Design triangle, start of the top module:
module triangle(clk, reset, nt, xi, yi, busy, po, xo, yo);
input        clk, reset, nt;
input  [2:0] xi, yi;
output       busy, po;
output [2:0] xo, yo;
reg busy, po;
reg [4:0] state, next_state;  
reg [6:0] x_cor[0:2];         
reg [6:0] y_cor[0:2];         
reg [1:0] s0_count;           
reg s1_count;                 
reg s2_count;                 
reg s7_count;                 
reg [4:0] horiz;              
reg [3:0] out_count;          
reg signed [8:0] a[0:1];      
reg signed [8:0] b[0:1];      
reg signed [8:0] c[0:1];      
reg [3:0] ep, save_ep;        
reg signed [7:0] value;       
reg [1:0] o_idx;              
reg [2:0] xo, yo;             
reg loc;                      
reg [3:0] start;              
parameter s0=5'd0,s1=5'd1,s2=5'd2,s3=5'd3,s4=5'd4,s5=5'd5,s6=5'd6,s7=5'd7;
integer i,j;
always @(posedge clk or posedge reset)begin
    if(reset) state<=s0;
    else state<=next_state;
end
always @(*)begin
    case(state)
        s0:next_state=(s0_count==2'd3)?s1:s0;
        s1:next_state=(s1_count==1'b1)?s2:s1;
        s2:next_state=(out_count==y_cor[0]||out_count==y_cor[1]||out_count==y_cor[2])?s5:((s2_count==1'b1)?((value==8'd0)?s5:((value[7]==1'b0)?s3:s4)):s2);
        s3:next_state=(o_idx==2'd2)?s5:s2;
        s4:next_state=(o_idx==2'd1)?s5:s2;
        s5:next_state=(out_count==y_cor[0]||out_count==y_cor[2])?s6:((loc==1'b0)?((out_count==y_cor[1])?((start==x_cor[1])?s6:s5):((start==ep)?s6:s5)):((start==x_cor[0])?s6:s5));
        s6:next_state=(out_count==y_cor[2])?s7:s2;
        s7:next_state=(s7_count==1'b1)?s0:s7;
        default:next_state=s0;
    endcase
end
always @(posedge clk or posedge reset)begin
    if(reset) busy<=1'b0;
    else begin
        if(state==s7&&s7_count==1'b1) busy<=1'b0;
        else if(state==s0&&s0_count==2'd0&&nt==1'b0) busy<=1'b0;
        else busy<=1'b1;
    end
end
always @(posedge clk or posedge reset)begin
    if(reset) s0_count<=2'd0;
    else begin
        if(state==s7) s0_count<=2'd0;
  ...
Size: roughly 1300 cells after synthesis, roughly 110 flip-flops, about 17 I/O pins, ~10000 um2 of cells after synthesis.
export LEC_CHECK = 0
export ABC_AREA = 1
export CAP_MARGIN = 0
export CORE_ASPECT_RATIO = 1.39
export CORE_MARGIN = 2
export CORE_UTILIZATION = 72
export CTS_CLUSTER_DIAMETER = 395
export CTS_CLUSTER_SIZE = 72
export PLACE_DENSITY = 0.38
export SETUP_SLACK_MARGIN = -0.2
export SLEW_MARGIN = 40
create_clock -name core_clock -period 3.81 [get_ports {clk}]
run.sh (not shown) runs the stock make flow with config.mk's settings and CLKGATE_MAP_FILE=.
The starting point reached the layout checks and failed them: negative setup slack.
Next try:
--- a/flow/config.mk
+++ b/flow/config.mk
@@ -10,8 +10,8 @@
 export CORE_ASPECT_RATIO = 1.39
 export CORE_MARGIN = 2
-export CORE_UTILIZATION = 72
-export CTS_CLUSTER_DIAMETER = 395
-export CTS_CLUSTER_SIZE = 72
-export PLACE_DENSITY = 0.38
-export SETUP_SLACK_MARGIN = -0.2
+export CORE_UTILIZATION = 55
+export CTS_CLUSTER_DIAMETER = 27
+export GPL_ROUTABILITY_DRIVEN = 0
+export PLACE_DENSITY_LB_ADDON = 0.01
+export SETUP_SLACK_MARGIN = 1.79
 export SLEW_MARGIN = 40
==> flow/constraint.sdc (replaced) <==
create_clock -name core_clock -period 7.3 [get_ports {clk}]
set_input_delay 1.4600 -clock core_clock [delete_from_list [all_inputs] [get_ports {clk}]]
set_output_delay 1.4600 -clock core_clock [all_outputs]
set_load 0.01 [all_outputs]
This time the run completed without violations.
Critical path depth does not change.
Power decreases by well over a third.
Non-clock buffer count decreases by 95.
Setup slack improved by 2.8 ns.
Via count decreases by a little under a tenth.
Sequential power decreases by well over a third.
Flip-flop count stays the same.
Clock skew barely changes.

Starting RTL as in the previous note.
Settings: LEC_CHECK=0, ABC_AREA=0, CAP_MARGIN=20, CORE_MARGIN=2, CORE_UTILIZATION=55, CTS_CLUSTER_DIAMETER=293, CTS_CLUSTER_SIZE=98, HOLD_SLACK_MARGIN=-0.05, SLEW_MARGIN=5; clock period 5.0 ns.
Change:
CORE_UTILIZATION = 19   (was 55)
CTS_CLUSTER_SIZE = 100   (was 98)
PLACE_DENSITY_LB_ADDON = 0.06   (was not set)
Outcome: The new run ran to the end with no violations; core utilization shrinks by 39 points; worst hold slack gains 0.033 ns; routed wire length increases by 36%; cell count came out higher by 38%.
Change:
ABC_AREA = not set   (was 0)
CORE_UTILIZATION = 72   (was 19)
CTS_CLUSTER_DIAMETER = not set   (was 293)
CTS_CLUSTER_SIZE = not set   (was 100)
HOLD_SLACK_MARGIN = not set   (was -0.05)
PLACE_DENSITY_LB_ADDON = not set   (was 0.06)
SLEW_MARGIN = 20   (was 5)
clock period = 5.44 ns   (was 5.0 ns; I/O delays follow)
The new run finished clean. First-iteration DRC count goes up by well over a third. Design area goes down by a few percent. Worst setup slack improved by 0.20 ns. Routed wire length goes down by a quarter to a third. Combinational power goes down by roughly a tenth.
Change:
ABC_AREA = 1   (was not set)
CTS_CLUSTER_DIAMETER = 366   (was not set)
CTS_CLUSTER_SIZE = 99   (was not set)
TNS_END_PERCENT = 5   (was not set)
clock period = 1.39 ns   (was 5.44 ns; I/O delays follow)
- The changed run produced a layout that fails on setup timing
- design area climbs by 26%
- clock power climbs to 4.2 times its value
- wire length climbs by 85%

Starting RTL as in the previous note.
Settings: LEC_CHECK=0, ABC_AREA=0, CAP_MARGIN=0, CORE_ASPECT_RATIO=1.39, CORE_MARGIN=2, CORE_UTILIZATION=69, CTS_CLUSTER_DIAMETER=304, CTS_CLUSTER_SIZE=14, PLACE_DENSITY_LB_ADDON=0.06, SETUP_SLACK_MARGIN=0.88, SLEW_MARGIN=40; clock period 3.27 ns.
The baseline finished with setup timing left.
Change:
- ABC_AREA: 0 -> 1
- CORE_MARGIN: 2 -> 3
- CORE_UTILIZATION: 69 -> 72
- SETUP_SLACK_MARGIN: 0.88 -> 0.81
- clock period: 3.27 -> 2.75 ns (I/O delays scaled with it)
Outcome: The changed run failed in global routing (DPL-0038). Die size rose by 3.9%. Synthesized cell count rose by 30%. Synthesized area rose by 5.0%.
Change:
- CORE_ASPECT_RATIO: 1.39 -> unset
- CORE_MARGIN: 3 -> 2
- CTS_CLUSTER_DIAMETER: 304 -> 357
- CTS_CLUSTER_SIZE: 14 -> 15
- PLACE_DENSITY_LB_ADDON: 0.06 -> 0.02
- SETUP_SLACK_MARGIN: 0.81 -> 0.78
- SLEW_MARGIN: 40 -> 30
The changed run aborted during global routing (DPL-0038).
Synthesized cell count is unchanged.
Area after synthesis is unchanged.
Die area went down by 3.3%.

The RTL this note starts from:
==> flow/design.v <==
`timescale 100ps/10ps
module triangle(clk, reset, nt, xi, yi, busy, po, xo, yo);
input        clk, reset, nt;
input  [2:0] xi, yi;
output       busy, po;
output [2:0] xo, yo;
reg busy, po;
reg [4:0] state, next_state;  
reg [6:0] x_cor[0:2];         
reg [6:0] y_cor[0:2];         
reg [1:0] s0_count;           
reg s1_count;                 
reg s2_count;                 
reg s7_count;                 
reg [4:0] horiz;              
reg [3:0] out_count;          
reg signed [8:0] a[0:1];      
reg signed [8:0] b[0:1];      
reg signed [8:0] c[0:1];      
reg [3:0] ep, save_ep;        
reg signed [7:0] value;       
reg [1:0] o_idx;              
reg [2:0] xo, yo;             
reg loc;                      
reg [3:0] start;              
parameter s0=5'd0,s1=5'd1,s2=5'd2,s3=5'd3,s4=5'd4,s5=5'd5,s6=5'd6,s7=5'd7;
integer i,j;
always @(posedge clk or posedge reset)begin
    if(reset) state<=s0;
    else state<=next_state;
end
always @(*)begin
    case(state)
        s0:next_state=(s0_count==2'd3)?s1:s0;
        s1:next_state=(s1_count==1'b1)?s2:s1;
        s2:next_state=(out_count==y_cor[0]||out_count==y_cor[1]||out_count==y_cor[2])?s5:((s2_count==1'b1)?((value==8'd0)?s5:((value[7]==1'b0)?s3:s4)):s2);
        s3:next_state=(o_idx==2'd2)?s5:s2;
        s4:next_state=(o_idx==2'd1)?s5:s2;
        s5:next_state=(out_count==y_cor[0]||out_count==y_cor[2])?s6:((loc==1'b0)?((out_count==y_cor[1])?((start==x_cor[1])?s6:s5):((start==ep)?s6:s5)):((start==x_cor[0])?s6:s5));
        s6:next_state=(out_count==y_cor[2])?s7:s2;
        s7:next_state=(s7_count==1'b1)?s0:s7;
        default:next_state=s0;
    endcase
end
always @(posedge clk or posedge reset)begin
    if(reset) busy<=1'b0;
    else begin
        if(state==s7&&s7_count==1'b1) busy<=1'b0;
        else if(state==s0&&s0_count==2'd0&&nt==1'b0) busy<=1'b0;
        else busy<=1'b1;
    end
end
always @(posedge clk or posedge reset)begin
    if(reset) s0_count<=2'd0;
    else begin
        if(state==s7) s0_count<=2'd0;
        else if(state==s0&&s0_count==2'd0&&nt==1'b0) s0_count<=2'd0;
        else s0_count<=s0_count+2'd1;
    end
end
always @(posedge clk or posedge reset)begin
    if(reset)begin
        s1_count<=1'b0;
    end
    else begin
        if(state==s1) s1_count<=1'b1;
        else s1_count<=1'b0;
    end
end
always @(posedge clk or posedge reset)begin
    if(reset)begin
        s2_count<=1'b0;
    end
    else begin
        if(state==s2) s2_count<=1'b1;
        else s2_count<=1'b0;
    end
end
always @(posedge clk or posedge reset)begin
    if(reset)begin
        s7_count<=1'b0;
    end
    else begin
        if(state==s7) s7_count<=1'b1;
        else s7_count<=1'b0;
    end
end
always @(posedge clk or posedge reset)begin
    if(reset)begin
        loc<=1'b0;
    end
    else begin
        if(state==s1)begin
            if(x_cor[1]>x_cor[0]) loc<=1'b0;
            else loc<=1'b1;
        end
    end
end
always @(posedge clk or posedge reset)begin
    if(reset)begin
        for(i=0;i<2;i=i+1)begin
            a[i]<=9'd0;
        end
    end
    else begin
        case(state)
            s1:begin
                if(loc==1'b0)begin
                    a[0]<=($signed(y_cor[1])-$signed(y_cor[0]));
                    a[1]<=($signed(y_cor[2])-$signed(y_cor[1]));
                end
                else begin
                    a[0]<=($signed(y_cor[1])-$signed(y_cor[0]));
                    a[1]<=(~($signed(y_cor[2])-$signed(y_cor[1])))+9'd1;
                end
            end
        endcase
    end
end
always @(posedge clk or posedge reset)begin
    if(reset)begin
        for(i=0;i<2;i=i+1)begin
            b[i]<=9'd0;
        end
    end
    else begin
        case(state)
            s1:begin
                if(loc==1'b0)begin
                    b[0]<=(~($signed(x_cor[1])-$signed(x_cor[0])))+9'd1;
                    b[1]<=(~($signed(x_cor[2])-$signed(x_cor[1])))+9'd1;
                end
                else begin
                    b[0]<=(~($signed(x_cor[1])-$signed(x_cor[0])))+9'd1;
                    b[1]<=($signed(x_cor[2])-$signed(x_cor[1]));
                end
            end
        endcase
    end
end
always @(posedge clk or posedge reset)begin
    if(reset)begin
        for(i=0;i<2;i=i+1)begin
            c[i]<=9'd0;
        end
    end
    else begin
        case(state)
            s1:begin
                if(loc==1'b0)begin
                    c[0]<=($signed(y_cor[0]*x_cor[1])-$signed(y_cor[1]*x_cor[0]));
                    c[1]<=($signed(y_cor[1]*x_cor[2])-$signed(y_cor[2]*x_cor[1]));
                end
                else begin
                    c[0]<=($signed(y_cor[0]*x_cor[1])-$signed(y_cor[1]*x_cor[0]));
                    c[1]<=(~($signed(y_cor[1]*x_cor[2])-$signed(y_cor[2]*x_cor[1])))+9'd1;
                end
            end
        endcase
    end
end
always @(posedge clk or posedge reset)begin
    if(reset)begin
        for(i=0;i<3;i=i+1)begin
            x_cor[i]<=7'd0;
        end
    end
    else begin
        case(state)
            s0:begin
                x_cor[s0_count]<=xi;
            end
        endcase
    end
end
always @(posedge clk or posedge reset)begin
    if(reset)begin
        for(i=0;i<3;i=i+1)begin
            y_cor[i]<=7'd0;
        end
    end
    else begin
        case(state)
            s0:begin
                y_cor[s0_count]<=yi;
            end
        endcase
    end
end
always @(posedge clk or posedge reset)begin
    if(reset) begin
        horiz<=5'd0;
    end
    else begin
        case(state)
            s1:begin
                horiz<=(x_cor[1]-x_cor[0]);
            end
        endcase
    end
end
always @(posedge clk or posedge reset)begin
    if(reset)begin
        out_count<=4'd0;
    end
    else begin
        case(state)
            s1:out_count<=y_cor[0];
            s6:out_count<=out_count+4'd1;
        endcase
    end
end
always @(posedge clk or posedge reset)begin
    if(reset)begin
        ep<=4'd0;
    end
    else begin
        if(loc==1'b0)begin
            if(state==s6) ep<=save_ep;
            else if(state==s3)begin
                if(out_count<y_cor[1])begin
                    if(o_idx==2'd2) ep<=ep;
                    else ep<=ep+4'd1;
                end
                else ep<=ep-4'd1;
            end
            else if(state==s4)begin
                if(out_count<y_cor[1]) ep<=ep-4'd1;
                else begin
                    if(o_idx==2'd1) ep<=ep;
                    else ep<=ep+4'd1;
                end
            end
            else ep<=ep;
        end
        else begin
            if(state==s6) ep<=save_ep;
            else if(state==s3)begin
                if(out_count<y_cor[1])begin
                    if(o_idx==2'd2) ep<=ep;
                    else ep<=ep-4'd1;
                end
                else ep<=ep+4'd1;
            end
            else if(state==s4)begin
                if(out_count<y_cor[1]) ep<=ep+4'd1;
                else begin
                    if(o_idx==2'd1) ep<=ep;
                    else ep<=ep-4'd1;
                end
            end
            else ep<=ep;
        end
    end
end
always @(posedge clk or posedge reset)begin
    if(reset)begin
        o_idx<=2'd0;
    end
    else begin
        if(state==s3) o_idx<=2'd1;
        else if(state==s4) o_idx<=2'd2;
        else if(state==s5) o_idx<=2'd0;
    end
end
always @(posedge clk or posedge reset)begin
    if(reset)begin
        save_ep<=4'd0;
    end
    else begin
        if(state==s1) save_ep<=(x_cor[0]+x_cor[1])>>1;
    end
end
always @(posedge clk or posedge reset)begin
    if(reset)begin
        value<=8'd0;
    end
    else begin
        if(state==s2) begin
            if(out_count==y_cor[0]||out_count==y_cor[1]||out_count==y_cor[2]) value<=8'd0;
            else if(out_count<y_cor[1]) begin
                value<=(a[0]*$signed(ep))+(b[0]*$signed(out_count))+c[0];
            end
            else begin
                value<=(a[1]*$signed(ep))+(b[1]*$signed(out_count))+c[1];
            end
        end
    end
end
always @(posedge clk or posedge reset)begin
    if(reset) po<=1'b0;
    else if(state==s5) po<=1'b1;
    else po<=1'b0;
end
always @(posedge clk)begin
    if(state==s5) start<=start+4'd1;
    else begin
        if(loc==1'b0) start<=x_cor[0];
        else begin
            if(out_count==y_cor[1]) start<=x_cor[1];
            else start<=ep;
        end
    end
end
always @(posedge clk or posedge reset)begin
    if(reset)begin
        xo<=3'd0;
    end
    else begin
        if(state==s5)begin
            if(out_count==y_cor[0]) xo<=x_cor[0];
            else if(out_count==y_cor[2]) xo<=x_cor[2];
            else xo<=start;
        end
    end
end
always @(posedge clk or posedge reset)begin
    if(reset)begin
        yo<=3'd0;
    end
    else begin
        if(state==s5)begin
            if(out_count==y_cor[0]) yo<=y_cor[0];
            else if(out_count==y_cor[2]) yo<=y_cor[2];
            else yo<=out_count;
        end
    end
end
endmodule
Settings: LEC_CHECK=0, ABC_AREA=1, CAP_MARGIN=20, CORE_MARGIN=2, CORE_UTILIZATION=72, CTS_CLUSTER_DIAMETER=54, CTS_CLUSTER_SIZE=90, HOLD_SLACK_MARGIN=0.28, PLACE_DENSITY_LB_ADDON=0.27, SETUP_SLACK_MARGIN=-0.16, SLEW_MARGIN=20; clock period 2.63 ns.
The first run completed and failed the layout checks on negative setup slack.
Rerun with:
==> flow/config.mk (replaced) <==
export PLATFORM = sky130hd
export DESIGN_NAME = triangle
export DESIGN_NICKNAME = triangle
export VERILOG_FILES = /design/flow/design.v
export SDC_FILE = /design/flow/constraint.sdc
export NUM_CORES = 4
export LEC_CHECK = 0
export CAP_MARGIN = 20
export CORE_MARGIN = 2
export CORE_UTILIZATION = 40
export SLEW_MARGIN = 20
==> flow/constraint.sdc (replaced) <==
create_clock -name core_clock -period 4.12 [get_ports {clk}]
set_input_delay 0.8240 -clock core_clock [delete_from_list [all_inputs] [get_ports {clk}]]
set_output_delay 0.8240 -clock core_clock [all_outputs]
set_load 0.01 [all_outputs]
The changed run produced a layout that fails on negative setup slack; via count fell by about 34%; non-clock buffer count fell by 74; critical path depth fell by 5.
Rerun with:
--- a/flow/config.mk
+++ b/flow/config.mk
@@ -7,0 +8 @@
+export ABC_AREA = 1
@@ -10 +11,3 @@
-export CORE_UTILIZATION = 40
+export CORE_UTILIZATION = 72
+export CTS_CLUSTER_DIAMETER = 53
+export SETUP_SLACK_MARGIN = 0.88
==> flow/constraint.sdc (replaced) <==
create_clock -name core_clock -period 3.42 [get_ports {clk}]
set_input_delay 0.6840 -clock core_clock [delete_from_list [all_inputs] [get_ports {clk}]]
set_output_delay 0.6840 -clock core_clock [all_outputs]
set_load 0.01 [all_outputs]
The changed run finished with negative setup slack left.
Hold slack gets better by 0.0045 ns.
Final cell count rises by 15%.
Clock power came out higher by about 20%.
Power figures rest on the tool's default switching activity, not on a simulated workload.
